==> run a: inputs <==
==> flow/design.v <==
module rot_encoder
  #(parameter
    BAND_WIDTH = 32)
   (input logic                   sa,
    input logic                   sb,
    output logic [BAND_WIDTH-1:0] count,
    input logic                   clk,
    input logic                   rstn);
   logic [BAND_WIDTH-1:0]         count_r;
   logic [3:0]                    patern;
   logic [1:0]                    sa_q, sb_q;
   always_comb begin
      count  = count_r;
      patern = {sa_q[1], sb_q[1], sa_q[0], sb_q[0]};
   end
   always_ff @(posedge clk) begin
      if(!rstn) begin
         count_r <= 0;
         sa_q    <= 0;
         sb_q    <= 0;
      end
      else begin
         sa_q[1] <= sa_q[0];
         sb_q[1] <= sb_q[0];
         sa_q[0] <= sa;
         sb_q[0] <= sb;
         case(patern)
           4'b0010: count_r <= count_r + 1;
           4'b1011: count_r <= count_r + 1;
           4'b1101: count_r <= count_r + 1;
           4'b0100: count_r <= count_r + 1;
           4'b0001: count_r <= count_r - 1;
           4'b0111: count_r <= count_r - 1;
           4'b1110: count_r <= count_r - 1;
           4'b1000: count_r <= count_r - 1;
           default: count_r <= count_r;
         endcase
      end
   end
endmodule
module pwm_generator
  #(parameter
    BAND_WIDTH       = 32,
    PWM_PERIOD_CYCLE = 1000)
   (input logic [BAND_WIDTH-1:0] width,
    output logic                 pwm,
    input logic                  clk,
    input logic                  rstn);
   logic [BAND_WIDTH-1:0]        count_r;
   always_comb begin
      pwm = (count_r < width) ? 1 : 0;
   end
   always_ff @(posedge clk) begin
      if(!rstn) begin
         count_r <= 0;
      end
      else if(count_r < PWM_PERIOD_CYCLE) begin
         count_r <= count_r + 1;
      end
      else begin
         count_r <= 0;
      end
   end
endmodule
module p_controller
  #(parameter
    BAND_WIDTH         = 32,
    CLK_FREQ           = 100_000_000,
    ONE_ROTATION_PULSE = 630,  
    SAMPLING_RATE      = 100,  
    localparam
    PI_FIXED           = 804,  
    RESOLUTION         = 2 * PI_FIXED * SAMPLING_RATE / ONE_ROTATION_PULSE,
    UPDATE_INTERVAL    = CLK_FREQ / SAMPLING_RATE)
   (input  logic [31:0]           target_rot_v,
    input  logic [31:0]           p_gain,
    input  logic [31:0]           rot_cnt,
    output logic [BAND_WIDTH-1:0] pulse_width,
    input  logic                  clk,
    input  logic                  rstn);
   typedef enum logic [1:0] {STT_GET_ERROR,
                             STT_CALC_TERM,
                             STT_CALC_PULSE,
                             STT_WAIT} p_statetype;
   p_statetype  p_state;
   logic [31:0] cnt_r;
   logic        update_flag;
   logic [31:0] rot_cnt_r;
   logic signed [BAND_WIDTH*2-1:0] pulse_width_r, pulse_width_w;
   logic signed [BAND_WIDTH*2-1:0] rotate_samp_cnt_r;
   logic signed [BAND_WIDTH*2-1:0] error_w;
   logic signed [BAND_WIDTH*2-1:0] error_r, p_error_r;
   logic signed [BAND_WIDTH*2-1:0] p_term_r;
   logic signed [BAND_WIDTH*2-1:0] p_term_w;
   logic [31:0] p_gain_r;
   always_comb begin
      update_flag   = (cnt_r == UPDATE_INTERVAL) ? 1 : 0;
      error_w       = $signed(target_rot_v) - (rotate_samp_cnt_r * $signed(RESOLUTION));
      p_term_w      = ($signed(p_gain_r) * error_r);
      pulse_width_w = pulse_width_r + p_term_r;
      pulse_width   = pulse_width_r;
   end
   always_ff @(posedge clk) begin
      if(!rstn) begin
         p_state           <= STT_WAIT;
         cnt_r             <= 0;
         pulse_width_r     <= 0;
         rotate_samp_cnt_r <= 0;
         rot_cnt_r         <= 0;
         error_r           <= 0;
         p_error_r         <= 0;
         p_term_r          <= 0;
      end
      else begin
         p_gain_r <= p_gain;
         if(update_flag) begin
            cnt_r <= 0;
         end
         else begin
            cnt_r <= cnt_r + 1;
         end
         case(p_state)
           STT_GET_ERROR: begin
              p_error_r <= error_r;
              error_r   <= error_w;
              p_state <= STT_CALC_TERM;
           end
           STT_CALC_TERM: begin
              p_term_r <= p_term_w >>> 16;
              p_state  <= STT_CALC_PULSE;
           end
           STT_CALC_PULSE: begin
              pulse_width_r <= (target_rot_v != 0) ? pulse_width_w : 0;
              p_state       <= STT_WAIT;
           end
           STT_WAIT: begin
              if(update_flag) begin
                 rotate_samp_cnt_r <= $signed(rot_cnt) - $signed(rot_cnt_r);
                 rot_cnt_r         <= rot_cnt;
                 p_state           <= STT_GET_ERROR;
              end
           end
         endcase
      end
   end
endmodule
module motor_ctrl
  #(parameter
    CLK_FREQ = 100_000,
    localparam
    BAND_WIDTH         = 32,
    ONE_ROTATION_PULSE = 630,  
    SAMPLING_RATE      = 100,  
    PWM_PERIOD         = 40,   
    PWM_PERIOD_CYCLE   = (CLK_FREQ / 100_000) * PWM_PERIOD)
   (output logic                  pwm,
    output logic                  dir,
    output logic [BAND_WIDTH-1:0] pulse_width,
    output logic [BAND_WIDTH-1:0] rot_cnt,
    input  logic [31:0]           target_rot_v,
    input  logic [31:0]           p_gain,
    input  logic                  sa,
    input  logic                  sb,
    input  logic                  clk,
    input  logic                  rstn);
   logic [BAND_WIDTH-1:0] pwm_pulse_width;
   pwm_generator #(.BAND_WIDTH(BAND_WIDTH),
                   .PWM_PERIOD_CYCLE(PWM_PERIOD_CYCLE))
   pwm_gen_inst(.width(pwm_pulse_width),
                .pwm(pwm),
                .clk(clk),
                .rstn(rstn));
   rot_encoder #(.BAND_WIDTH(BAND_WIDTH))
   rot_encoder_inst(.sa(sa),
                    .sb(sb),
                    .count(rot_cnt),
                    .clk(clk),
                    .rstn(rstn));
   p_controller #(.BAND_WIDTH(BAND_WIDTH),
                  .CLK_FREQ(CLK_FREQ),
                  .ONE_ROTATION_PULSE(ONE_ROTATION_PULSE),
                  .SAMPLING_RATE(SAMPLING_RATE))
   p_ctrl_inst(.target_rot_v(target_rot_v),
               .p_gain(p_gain),
               .rot_cnt(rot_cnt),
               .pulse_width(pulse_width),
               .clk(clk),
               .rstn(rstn));
   always_comb begin
      dir             = pulse_width[31:31] ? 1'b1 : 1'b0;
      pwm_pulse_width = pulse_width[31:31] ? ~pulse_width : pulse_width;
   end
endmodule
==> flow/run.sh <==
#!/bin/bash
# the make line also repeats each setting of config.mk as NAME=value (left out here)
make -C /OpenROAD-flow-scripts/flow DESIGN_CONFIG=/design/flow/config.mk WORK_HOME=/design/flow/orfs CLKGATE_MAP_FILE= finish
==> flow/config.mk <==
export PLATFORM = sky130hd
export DESIGN_NAME = motor_ctrl
export DESIGN_NICKNAME = motor_ctrl
export VERILOG_FILES = /design/flow/design.v
export SDC_FILE = /design/flow/constraint.sdc
export NUM_CORES = 4
export LEC_CHECK = 0
export CAP_MARGIN = 5
export CORE_MARGIN = 2
export CORE_UTILIZATION = 72
export CTS_CLUSTER_DIAMETER = 98
export PLACE_DENSITY = 0.64
export SETUP_SLACK_MARGIN = -0.54
export SLEW_MARGIN = 20
==> flow/constraint.sdc <==
create_clock -name core_clock -period 5.51 [get_ports {clk}]
set_input_delay 1.1020 -clock core_clock [delete_from_list [all_inputs] [get_ports {clk}]]
set_output_delay 1.1020 -clock core_clock [all_outputs]
set_load 0.01 [all_outputs]
==> inputs of run b, as changes to run a <==
Settings changed: CAP_MARGIN 5 to 20, CORE_UTILIZATION 72 to 45, CTS_CLUSTER_DIAMETER 98 to not set, PLACE_DENSITY 0.64 to 0.6, SETUP_SLACK_MARGIN -0.54 to 1.71.
==> flow/constraint.sdc (replaced) <==
create_clock -name core_clock -period 8.84 [get_ports {clk}]
set_input_delay 1.7680 -clock core_clock [delete_from_list [all_inputs] [get_ports {clk}]]
set_output_delay 1.7680 -clock core_clock [all_outputs]
set_load 0.01 [all_outputs]
==> inputs of run c, as changes to run a <==
Settings changed: CAP_MARGIN 5 to 20, CELL_PAD_IN_SITES_DETAIL_PLACEMENT set to 0, CELL_PAD_IN_SITES_GLOBAL_PLACEMENT set to 3, CORE_ASPECT_RATIO set to 0.55, CORE_UTILIZATION 72 to 64, CTS_CLUSTER_DIAMETER 98 to 56, CTS_CLUSTER_SIZE set to 65, GPL_ROUTABILITY_DRIVEN set to 0, GPL_TIMING_DRIVEN set to 0, MIN_ROUTING_LAYER set to met1, PLACE_DENSITY 0.64 to not set, PLACE_DENSITY_LB_ADDON set to 0.14, SETUP_SLACK_MARGIN -0.54 to 0.81, TNS_END_PERCENT set to 35.
==> flow/constraint.sdc (replaced) <==
create_clock -name core_clock -period 12.6 [get_ports {clk}]
set_input_delay 2.5200 -clock core_clock [delete_from_list [all_inputs] [get_ports {clk}]]
set_output_delay 2.5200 -clock core_clock [all_outputs]
set_load 0.01 [all_outputs]
==> run_results.csv <==
group,metric,value,unit
status,outcome,"did not finish",
status,stop_stage,"global placement without I/O (3_1_place_gp_skip_io)",
status,error_message,"[ERROR FLW-0024] Place density exceeds 1.0 (current PLACE_DENSITY_LB_ADDON =  0.14). Please check if the value of  PLACE_DENSITY_LB_ADDON is between 0 and 0.99.",
floorplanning,die_height,220,um
floorplanning,initCoreUtil,64.5,%
floorplanning,dieArea,87500,um2
Source of the figures above: run c

==> run_results.csv <==
group,metric,value,unit
status,outcome,"timing/DRC/antenna clean",
routing,drtIter0Drc,2316,
final_layout,design_area,61200,um2
floorplanning,dieArea,124000,um2
Source of the figures above: run b

==> run_results.csv <==
group,metric,value,unit
status,outcome,"failed layout checks",
status,so_faults,"negative setup slack",
final_timing,setup_violations,47,
run,log.warning_count,46,
final_timing,fin_ws,-1.96,ns
floorplanning,die_height,279,um
final_timing,period_minus_slack,7.47,ns
Source of the figures above: run a


==> job 3689: inputs <==
RTL: the design.v shown in full above, as it stands there.
==> flow/config.mk <==
export PLATFORM = sky130hd
export DESIGN_NAME = motor_ctrl
export DESIGN_NICKNAME = motor_ctrl
export VERILOG_FILES = /design/flow/design.v
export SDC_FILE = /design/flow/constraint.sdc
export NUM_CORES = 4
export LEC_CHECK = 0
export CAP_MARGIN = 20
export CORE_MARGIN = 10
export CORE_UTILIZATION = 45
export GPL_TIMING_DRIVEN = 0
export MAX_ROUTING_LAYER = met4
export PLACE_DENSITY = 0.6
export SLEW_MARGIN = 20
==> flow/constraint.sdc <==
create_clock -name core_clock -period 10.0 [get_ports {clk}]
set_input_delay 2.0000 -clock core_clock [delete_from_list [all_inputs] [get_ports {clk}]]
set_output_delay 2.0000 -clock core_clock [all_outputs]
set_load 0.01 [all_outputs]
run.sh (not shown) runs the stock make flow with config.mk's settings and CLKGATE_MAP_FILE=.
==> inputs of job 8555, as changes to job 3689 <==
- CELL_PAD_IN_SITES_DETAIL_PLACEMENT: default -> 0
- CORE_ASPECT_RATIO: default -> 0.88
- CORE_MARGIN: 10 -> 2
- CORE_UTILIZATION: 45 -> 72
- CTS_CLUSTER_DIAMETER: default -> 97
- GPL_TIMING_DRIVEN: 0 -> default
- MAX_ROUTING_LAYER: met4 -> default
- MIN_ROUTING_LAYER: default -> met1
- PLACE_DENSITY: 0.6 -> default
- PLACE_DENSITY_LB_ADDON: default -> 0.0
- SETUP_SLACK_MARGIN: default -> 1.2
==> flow/constraint.sdc (replaced) <==
create_clock -name core_clock -period 7.73 [get_ports {clk}]
set_input_delay 1.5460 -clock core_clock [delete_from_list [all_inputs] [get_ports {clk}]]
set_output_delay 1.5460 -clock core_clock [all_outputs]
set_load 0.01 [all_outputs]
==> inputs of job 5217, as changes to job 3689 <==
- CORE_MARGIN: 10 -> 2
- CORE_UTILIZATION: 45 -> 72
- GPL_TIMING_DRIVEN: 0 -> default
- MAX_ROUTING_LAYER: met4 -> default
- PLACE_DENSITY: 0.6 -> default
- PLACE_DENSITY_LB_ADDON: default -> 0.24
- SETUP_SLACK_MARGIN: default -> -0.36
==> flow/constraint.sdc (replaced) <==
create_clock -name core_clock -period 6.6 [get_ports {clk}]
set_input_delay 1.3200 -clock core_clock [delete_from_list [all_inputs] [get_ports {clk}]]
set_output_delay 1.3200 -clock core_clock [all_outputs]
set_load 0.01 [all_outputs]
==> inputs of job 1149, as changes to job 3689 <==
- CORE_MARGIN: 10 -> 2
- CORE_UTILIZATION: 45 -> 72
- GPL_TIMING_DRIVEN: 0 -> default
- MAX_ROUTING_LAYER: met4 -> default
- PLACE_DENSITY: 0.6 -> default
- PLACE_DENSITY_LB_ADDON: default -> 0.0
- SETUP_SLACK_MARGIN: default -> 1.36
==> flow/constraint.sdc (replaced) <==
create_clock -name core_clock -period 4.81 [get_ports {clk}]
set_input_delay 0.9620 -clock core_clock [delete_from_list [all_inputs] [get_ports {clk}]]
set_output_delay 0.9620 -clock core_clock [all_outputs]
set_load 0.01 [all_outputs]
==> summary.txt <==
Update from the flow run.

The run finished with no timing, DRC or antenna violations. The number of buffer and inverter instances along the worst setup path is 6. The floorplan step set the die width to around 370 um. The internal power contribution is 2605 uW. Signal nets in the final route climb as high as met4. The die outline area is 135300 um^2. The critical path depth in cells is 26. The longest incremental delay of any stage on the critical path is reported as a little over 0.8 ns. The worst hold endpoint is p_ctrl_inst.rot_cnt_r[18]. In the detailed route, the total length drawn on met2 is around 81000 um. The multi-input combinational cells in the finished layout cover a total of between 40000 and 50000 um^2. The core region is around 120000 um^2. The die boundary height is around 370 um. Before CTS, the worst setup slack after placement is approximately 0.22 ns. The pin count of the biggest net entering global routing is 30. In this run the cell area measured after placement is roughly 58000 um^2. The initial antenna violation count came to 7.

The startpoint identified for the worst hold timing path is p_ctrl_inst.rot_cnt_r[18].
(the above is from job 3689)
==> summary.txt <==
Update from the flow run.

The flow ran to the end and the layout has no timing, DRC or antenna violations. From bottom edge to top edge, the die measures about 260 um. The number of buffer and inverter instances along the worst setup path is 11. Wire segments on met2 add up to a little under 70000 um in the final route. The detailed router used layers up to and including met4.

The die span in x is roughly 300 um. The post-placement setup slack is around 0.080 ns. The critical path depth in cells is 31. Cell internal power was estimated by the tool at between 3000 and 4000 uW.

The multi-input gate area in the final layout is approximately 43000 um^2. Entering global routing, the biggest net connects 156 pins. The worst hold endpoint is p_ctrl_inst.rot_cnt_r[22].

The biggest cell delay along the critical path is 0.50 ns. The die covers between 70000 and 80000 um^2. The initial antenna violation count is 2. The startpoint of the lowest-slack hold path is p_ctrl_inst.rot_cnt_r[22].
(the above is from job 8555)
==> summary.txt <==
Update from the flow run.

The flow ran to the end, but the layout failed its checks. The checks that failed: negative setup slack. The final timing report gives a worst setup slack of -2.823 ns. For this run, the final setup violation count is recorded as 68. The worst hold endpoint is p_ctrl_inst.rot_cnt_r[22].

The initial antenna violation count is 2. In this run the full chip footprint comes out at around 78000 um^2. The multi-input gate area in the final layout is between 40000 and 50000 um^2. In this run the number of cells on the critical path is 24. The startpoint of the lowest-slack hold path is p_ctrl_inst.rot_cnt_r[22].

The power report lists cell-internal power as about 5800 uW. The cell area after placement is 61580 um^2. Entering global routing, the biggest net connects around 76 pins. Per STA, the highest per-stage delay on the worst path measures slightly above 0.6 ns. The die span in x is 279.0 um. The sum of met2 wire segment lengths after detailed routing is 80210 um. The die boundary height is 279.0 um.
(the above is from job 1149)
==> summary.txt <==
Update from the flow run.

The final setup violation count is 31. The multi-input gate area in the final layout is 42970 um^2. The startpoint of the lowest-slack hold path is p_ctrl_inst.rot_cnt_r[24]. The checks that failed: negative setup slack.

Once routing completed, OpenROAD measured the worst setup slack at -1.032 ns. The die span in x is between 200 and 300 um. The critical path depth in cells is 24.

The overall die size recorded for this design is between 70000 and 80000 um^2. The cell area after placement is slightly below 60000 um^2. Entering global routing, the biggest net connects between 70 and 80 pins. The die boundary height is about 280 um.

The initial antenna violation count is 4. The biggest cell delay along the critical path is between 0.6 and 0.7 ns. The post-placement setup slack is -1.036 ns. The flow ran to the end, but the layout failed its checks.

In the power breakdown, the internal column shows ~3900 uW.
(the above is from job 5217)
Power figures rest on the tool's default switching activity, not on a simulated workload.
